## v56
## updateNeuron
module updateNeuron
(
	input						clk				,
	input						rst_n			,
	input						i_run			,
	input						i_init			,
	input						i_s_lern		,
	input						i_s_infr		,
	input signed 	[24:0]  	exc_current		,
	input signed 	[24:0]  	inh_current		,
	output 						o_s_init		,
	output						o_spike			,
	output						o_valid			,
	output			[4:0]		o_neuron_idx	,
	output			[49:0]		d_c				,
	output			[4:0]		addr_c			,
	output						ce_c			,
	output						we_c			,
	input			[49:0]		q_c				,
	output			[54:0]		d_m				,
	output			[4:0]		addr_m			,
	output						ce_m			,
	output						we_m			,
	input			[54:0]		q_m
);
For scale: roughly 580 flip-flops, ~290 I/O pins.
Settings: LEC_CHECK=0, ABC_AREA=1, CAP_MARGIN=0, CORE_MARGIN=5, CORE_UTILIZATION=40, GPL_TIMING_DRIVEN=1, SLEW_MARGIN=20; clock period 4.63 ns.
run.sh (not shown) runs the stock make flow with config.mk's settings and CLKGATE_MAP_FILE=.
v56 finished all stages; however, its layout fails the closing checks, the failures being negative setup slack.
What v40 does differently from v56 at the input level:
- CTS_CLUSTER_DIAMETER: unset -> 335
- CORE_UTILIZATION: 40 -> 56
- CORE_MARGIN: 5 -> 2
Findings:
- v40 finished all stages; however, its layout fails the closing checks, the failures being negative setup slack.
- v56: complete, dirty (negative setup slack)
- Compared with v56, in v40 initial DRC count has remained practically unchanged, average instance area after synthesis has remained practically unchanged, wire length of the first global-routing pass has decreased, highest net fanout along the worst path has decreased, number of cells in the finished layout apart from fillers has decreased.
- The number of buffers inserted during clock tree synthesis in v40 sits 1 above the value recorded for v56.
- Going from v56 to v40, relative contribution of combinational cells to total power shrinks by 0.3 points.
Inputs modified between v40 and v10:
- removing ABC_AREA (formerly 1)
- removing CTS_CLUSTER_DIAMETER (formerly 335)
- changing CORE_UTILIZATION from 56 to 63
- removing GPL_TIMING_DRIVEN (formerly 1)
- changing CAP_MARGIN from 0 to 20
- changing the clock period (ns, I/O delays scaled along) from 4.63 to 6.89
==> comparison <==
v10 | stages: all done | timing, DRC, antenna: all pass. Looking at tightest hold margin, v10 sits 0.24 ns higher than v40 does. Comparing v10 and v40, the higher latest clock arrival within the worst-skew pair was measured on v40. Compared with v40, in v10 non-clock buffer count decreased 458; share of power burned in the clock network rose 8.5 points; fraction of power spent switching nets fell by 7.4 points; maximum fanout along the worst path shows an increase of 4. Compared with v40, v10 shows a wire length that is 18% lower. When v10 is set beside v40, its final core area utilization turns out to be 2.2 points larger. Internal reg-to-reg setup slack (v10 over v40): increase, 1.12 ns. On clock period minus worst slack: between v10 and v40, it ends up lower for v40. Comparing v10 and v40, the higher period utilization is on v40. The critical path endpoint comes out mult_1_out[27]$_DFF_P_ in one run and mult_2_out[34]$_DFF_P_ in the other, namely in v40 and v10 respectively.
--- input diff v10..v29 ---
- changing CORE_UTILIZATION from 63 to 40
## What came out
Summary of v29 over v10: wire length of the first global-routing pass went up by about 6%; part of the total power dissipated in the clock network went up 2.6 points; placed instance count has increased.
The worst setup slack of v29 was superior to that of v10.
In the flow results for v10 and v29, the share of the clock period used by the worst path after layout is larger on v10.
From v10 to v29 the numbers moved as follows: fraction of area in registers shows a reduction of 0.52 points; multi-input combinational area share shrank by 1.2 points.
v10 → v29: maximum frequency went up by 0.00075 GHz, tap cell count rose by 639.
Comparing v10 and v29, the higher global-route usage is on v10.
### v29 -> v44
- setting SETUP_SLACK_MARGIN to 1.22 for the first time
- changing CORE_UTILIZATION from 40 to 61
- changing the clock period (ns, I/O delays scaled along) from 6.89 to 4.8
Notes after the runs:
- In v44 the implementation completed, yet the final layout does not meet the checks, the culprit being negative setup slack.
- v44 against v29: global-route total usage across every layer moved up, final critical path time including I/O delays and setup -0.57 ns, number of buffers other than clock buffers in the final layout picked up an extra 427, met3 track utilization from global routing moved up, headroom to the max-slew limit shrank by 0.85 points.
[inputs] v23 vs v44
- changing SETUP_SLACK_MARGIN from 1.22 to 0.11
- changing CORE_UTILIZATION from 61 to 70
- setting HOLD_SLACK_MARGIN to 0.29 for the first time
- changing CAP_MARGIN from 20 to 40
- changing the clock period (ns, I/O delays scaled along) from 4.8 to 6.72
### Flow results
| v44 | all stages done | FAIL | negative setup slack |. v23 completed; timing, DRC and antenna clean. Relative to v44, the number of stages on the worst setup path measured on v23 has decreased by more than 10%. Against v44, v23 comes in 0.0085 ns lower on clock skew. Compared to v44, the router laid down less metal wire for v23. v23: global routing met1 resource utilization 2.8 points above v44. v23 vs. v44: filler cell count in the final layout went down by 1047. v23 vs v44: cell area down by a little under 10%. Number of gates given a new drive strength after cts in v23 is 240 below v44. Between v44 and v23, the flow reports via count of the routed design decreasing by a few percent. Delta(multi-input logic portion of the cell area, v23 - v44) > 0.
Power figures rest on the tool's default switching activity, not on a simulated workload.
